## fmad_fp32
module fmad_fp32
  (
   input         clk,
   input         reset,
   input         req,
   input [31:0]  x,
   input [31:0]  y,
   input [31:0]  z,
   output [31:0] rslt,
   output [4:0]  flag
   );
   wire signed [31:0] acc0, acc1, acc2, acc3;
   wire signed [9:0]  exp0, exp1, exp2, exp3;
   fmad fmad
     (
      .clk(clk),
      .reset(reset),
      .req(req),
      .req_command(1),
      .x(x),
      .y(y),
      .z(z),
      .w(32'h0),
      .acc0(acc0), .acc1(acc1), .acc2(acc2), .acc3(acc3),
      .exp0(exp0), .exp1(exp1), .exp2(exp2), .exp3(exp3),
      .rslt(rslt),
      .flag(flag)
   );
endmodule
Size in the first run: about 7700 cells after synthesis, roughly 140 I/O pins, about 52000 um^2 of cells after synthesis.
Settings: LEC_CHECK=0, ABC_AREA=1, CAP_MARGIN=15, CORE_MARGIN=2, CORE_UTILIZATION=72, CTS_CLUSTER_DIAMETER=201, CTS_CLUSTER_SIZE=72, SETUP_SLACK_MARGIN=-1.03, SLEW_MARGIN=20; clock period 10.7 ns.
run.sh (not shown) runs the stock make flow with config.mk's settings and CLKGATE_MAP_FILE=.
The starting point never finished: it broke off in 5_1_grt.
==> next run, changes <==
CORE_ASPECT_RATIO = 0.9   (was default)
SETUP_SLACK_MARGIN = 2.84   (was -1.03)
What happened:
- The changed run failed in 5_1_grt (GRT-0116)
- die size hardly moves
- synthesized area does not change
- synthesized cell count is unchanged

* * *

## ember
fmad_fp32 again, from the RTL that the note above started with.
==> flow/config.mk <==
export PLATFORM = sky130hd
export DESIGN_NAME = fmad_fp32
export DESIGN_NICKNAME = fmad_fp32
export VERILOG_FILES = /design/flow/design.v
export SDC_FILE = /design/flow/constraint.sdc
export NUM_CORES = 4
export LEC_CHECK = 0
export ABC_AREA = 1
export CAP_MARGIN = 0
export CORE_ASPECT_RATIO = 0.91
export CORE_MARGIN = 2
export CORE_UTILIZATION = 72
export CTS_CLUSTER_DIAMETER = 222
export CTS_CLUSTER_SIZE = 39
export SETUP_SLACK_MARGIN = 3.14
export SLEW_MARGIN = 20
==> flow/constraint.sdc <==
create_clock -name core_clock -period 10.6 [get_ports {clk}]
set_input_delay 2.1200 -clock core_clock [delete_from_list [all_inputs] [get_ports {clk}]]
set_output_delay 2.1200 -clock core_clock [all_outputs]
set_load 0.01 [all_outputs]
FAIL ember @ global routing: tool exited with error
What umber does differently from ember at the input level:
- a deleted CORE_ASPECT_RATIO that had been 0.91
- a change of CTS_CLUSTER_SIZE from 39 to 36
- a deleted CTS_CLUSTER_DIAMETER that had been 222
- a deleted SETUP_SLACK_MARGIN that had been 3.14
- a change of CAP_MARGIN from 0 to 10
- a deleted ABC_AREA that had been 1
- a change of the clock period (ns, I/O delays scaled along) from 10.6 to 14.6
[summary]
- Looking at combinational family with the most area after synthesis, the simple AND/OR/NAND/NOR gates result is from ember; the AND-OR/OR-AND gates one comes from umber.
- Nothing crashed in umber and all stages finished; the problem is that the final layout failed, the offending checks being setup timing.
- Delta (umber minus ember): netlist area before placement grew by 0.88%, standard cell core area now larger, area of the synthesized netlist per yosys stat went up by 0.88%, die footprint rose 0.87%.

* * *

## south
Starting RTL as in the previous note.
export LEC_CHECK = 0
export ABC_AREA = 1
export CAP_MARGIN = 0
export CORE_ASPECT_RATIO = 0.91
export CORE_MARGIN = 2
export CORE_UTILIZATION = 72
export CTS_CLUSTER_DIAMETER = 222
export CTS_CLUSTER_SIZE = 39
export SETUP_SLACK_MARGIN = 2.74
export SLEW_MARGIN = 20
create_clock -name core_clock -period 10.3 [get_ports {clk}]
south: aborted in 4_1_cts (tool error)
## Diff of input files: middle against south
==> flow/config.mk <==
export PLATFORM = sky130hd
export DESIGN_NAME = fmad_fp32
export DESIGN_NICKNAME = fmad_fp32
export VERILOG_FILES = /design/flow/design.v
export SDC_FILE = /design/flow/constraint.sdc
export NUM_CORES = 4
export LEC_CHECK = 0
export CAP_MARGIN = 0
export CORE_MARGIN = 2
export CORE_UTILIZATION = 72
export CTS_CLUSTER_DIAMETER = 301
export CTS_CLUSTER_SIZE = 100
export PLACE_DENSITY = 0.36
export SLEW_MARGIN = 20
export TNS_END_PERCENT = 20
==> flow/constraint.sdc <==
create_clock -name core_clock -period 9.0 [get_ports {clk}]
set_input_delay 1.8000 -clock core_clock [delete_from_list [all_inputs] [get_ports {clk}]]
set_output_delay 1.8000 -clock core_clock [all_outputs]
set_load 0.01 [all_outputs]
## What came out
No final results exist for middle, since it was stopped by error GRT-0116 during 5_1_grt.
Compared with south, middle shows synthesized area divided by synthesized cell count higher by 1.3 µm².
middle has number of instances in the synthesized netlist below what south had.
Site row count (lower): south
Against south, synthesized area in middle came out worse.
Compared with south, in middle mux cell area share after synthesis now larger, placeable core area moved up.
Changes observed in middle relative to south: floorplan die height rose by 5.2%, total cell area reported by yosys after synthesis rose by 460 µm², share of synthesized cell area in full adder, half adder and majority cells stayed essentially flat, share of the synthesized netlist area taken by xor and xnor gates rose by 5.2 points.

* * *

== Q ==
fmad_fp32 again, from the RTL that the note above started with.
clock: 9.91 ns
lec_check: 0
abc_area: 1
cap_margin: 15
core_margin: 2
core_utilization: 72
cts_cluster_diameter: 319
cts_cluster_size: 98
place_density: 0.86
slew_margin: 20
tns_end_percent: 10
Seen in the log of Q: GRT-0116 during global routing (5_1_grt), after which the run never completed.
For T, these inputs were changed with respect to Q:
- CTS_CLUSTER_SIZE no longer set, was 98
- CORE_UTILIZATION now 40, was 72
- CAP_MARGIN now 20, was 15
- PLACE_DENSITY no longer set, was 0.86
- ABC_AREA no longer set, was 1
- TNS_END_PERCENT no longer set, was 10
- CTS_CLUSTER_DIAMETER no longer set, was 319
- the clock period (ns, I/O delays scaled along) now 16.8, was 9.91
- Q has higher complex-gate fraction of the synthesized area than T.
- T vs Q on number of gates resized after cts: T is the lower one.
- Taking Q over T, the number of nets in the synthesized netlist ratio works out to 1.16.
- T vs. Q: post-synthesis instance total went down; die area went up; area fraction in mux cells rose 6.8 points.
- The flow did not stop early for T: all stages ran, and the layout cleared the timing, design-rule and antenna checks.
- As of T, global placement routability congestion had fallen by more than 10% compared to Q.

* * *

== v22 ==
Starting RTL as in the previous note.
export LEC_CHECK = 0
export ABC_AREA = 1
export CAP_MARGIN = 0
export CORE_ASPECT_RATIO = 0.63
export CORE_MARGIN = 2
export CORE_UTILIZATION = 59
export CTS_CLUSTER_DIAMETER = 261
export MAX_ROUTING_LAYER = met4
export PLACE_DENSITY = 0.43
export SETUP_SLACK_MARGIN = -0.7
export SLEW_MARGIN = 30
create_clock -name core_clock -period 9.93 [get_ports {clk}]
Nothing crashed in v22 and all stages finished; the problem is that the final layout failed, the offending checks being negative setup slack.
> inputs changed (v22 -> v46)
Settings: removing PLACE_DENSITY (formerly 0.43); setting CTS_CLUSTER_SIZE to 21 for the first time; setting PLACE_DENSITY_LB_ADDON to 0.19 for the first time; changing CORE_UTILIZATION from 59 to 72; changing SETUP_SLACK_MARGIN from -0.7 to -0.78; changing the clock period (ns, I/O delays scaled along) from 9.93 to 11.0.
Notes after the runs:
Die area | v46 < v22
Diff v22 -> v46 | core utilization before placement | increase of 13 points
Comparing number of placed instances, taps included for v22 and v46, the bigger number came from v22.
Compared with v22, v46 shows buffers inserted during post-CTS setup optimization higher by 8.
As far as total I/O pin count is concerned, v22 and v46 perform about the same.
For the sum of net half-perimeters after detailed placement, v46 came in 8800 µm lower than v22 did.
v46: it failed during global routing (5_1_grt), and the tool reported GRT-0232.
The post-CTS resize count in v46 is 0.50 times that in v22.
Setup changes, v46 to v54
Settings: CORE_UTILIZATION changed from 72 to 40; PLACE_DENSITY_LB_ADDON removed (was 0.19); ABC_AREA removed (was 1); SLEW_MARGIN changed from 30 to 20; CTS_CLUSTER_SIZE removed (was 21); MAX_ROUTING_LAYER removed (was met4); CAP_MARGIN changed from 0 to 20; CORE_ASPECT_RATIO removed (was 0.63); SETUP_SLACK_MARGIN removed (was -0.78); CTS_CLUSTER_DIAMETER removed (was 261); the clock period (ns, I/O delays scaled along) changed from 11.0 to 17.5.
[summary]
Comparing post-CTS setup repair buffer count for v54 and v46, the smaller number came from v54.
v54 completed every stage of the flow, and the final layout passed the timing, design-rule and antenna checks.
Sort v54 and v46 by area of the chip, ascending, and v46 comes first.
Final weighted congestion of routability-driven global placement of v54 falls short of that of v46 by more than 10%.
When v54 is measured against v46, its initial standard-cell utilization of the core turns out 32 points lower.

* * *

## run 1
fmad_fp32 again, from the RTL that the note above started with.
Settings: LEC_CHECK=0, ABC_AREA=1, CAP_MARGIN=0, CELL_PAD_IN_SITES_DETAIL_PLACEMENT=2, CELL_PAD_IN_SITES_GLOBAL_PLACEMENT=2, CORE_ASPECT_RATIO=0.63, CORE_MARGIN=9, CORE_UTILIZATION=59, CTS_CLUSTER_DIAMETER=261, CTS_CLUSTER_SIZE=36, GPL_TIMING_DRIVEN=0, HOLD_SLACK_MARGIN=0.3, MAX_ROUTING_LAYER=met4, PLACE_DENSITY_LB_ADDON=0.19, SETUP_SLACK_MARGIN=1.48, SLEW_MARGIN=30, TNS_END_PERCENT=90; clock period 15.1 ns.
Run 1: aborted in 3_1_place_gp_skip_io (tool error)
Changes in run 2 relative to run 1:
Settings: CELL_PAD_IN_SITES_DETAIL_PLACEMENT removed (was 2); CELL_PAD_IN_SITES_GLOBAL_PLACEMENT removed (was 2); SETUP_SLACK_MARGIN removed (was 1.48); TNS_END_PERCENT removed (was 90); CORE_MARGIN changed from 9 to 2; CTS_CLUSTER_SIZE changed from 36 to 32; CORE_UTILIZATION changed from 59 to 70; HOLD_SLACK_MARGIN removed (was 0.3); GPL_TIMING_DRIVEN removed (was 0); the clock period (ns, I/O delays scaled along) changed from 15.1 to 12.0.
Against run 1 as the reference, run 2 delivers a lower cell row count. From run 2 to run 1, area reported by Yosys stat did not move at all. Comparing run 1 against run 2, there is no change at all in synthesized cell area. Comparing run 1 with run 2, the area fraction in full adders, half adders and majority gates came out essentially unchanged. [compare] base=run 1 new=run 2: die outline width -about 11%, die height went down, sequential area share after synthesis has remained practically unchanged. Run 2 did not finish; the tool stopped in 5_1_grt with error GRT-0232. Overall chip area (run 2 vs. run 1) decreases by more than 10%.
diff inputs: run 2 => run 3
Settings: CTS_CLUSTER_SIZE: 32 -> unset; MAX_ROUTING_LAYER: met4 -> unset; SLEW_MARGIN: 30 -> 20; CORE_UTILIZATION: 70 -> 58; CTS_CLUSTER_DIAMETER: 261 -> unset; ABC_AREA: 1 -> unset; PLACE_DENSITY_LB_ADDON: 0.19 -> unset; CORE_ASPECT_RATIO: 0.63 -> unset; CAP_MARGIN: 0 -> 20; the clock period (ns, I/O delays scaled along): 12.0 -> 9.35.
Findings:
Run 3 -> stages 100% | layout checks FAIL | negative setup slack. Run 2 → run 3: post-synth design cell area higher, chip area from the yosys synthesis statistics higher, worst setup slack before clock tree synthesis lower, number of instances resized during post-cts repair higher, number of cells in Yosys stat lower. Run comparison: run 3 biggest combinational cell group after synthesis AND-OR/OR-AND gates; run 2 biggest combinational cell group after synthesis simple AND/OR/NAND/NOR gates.
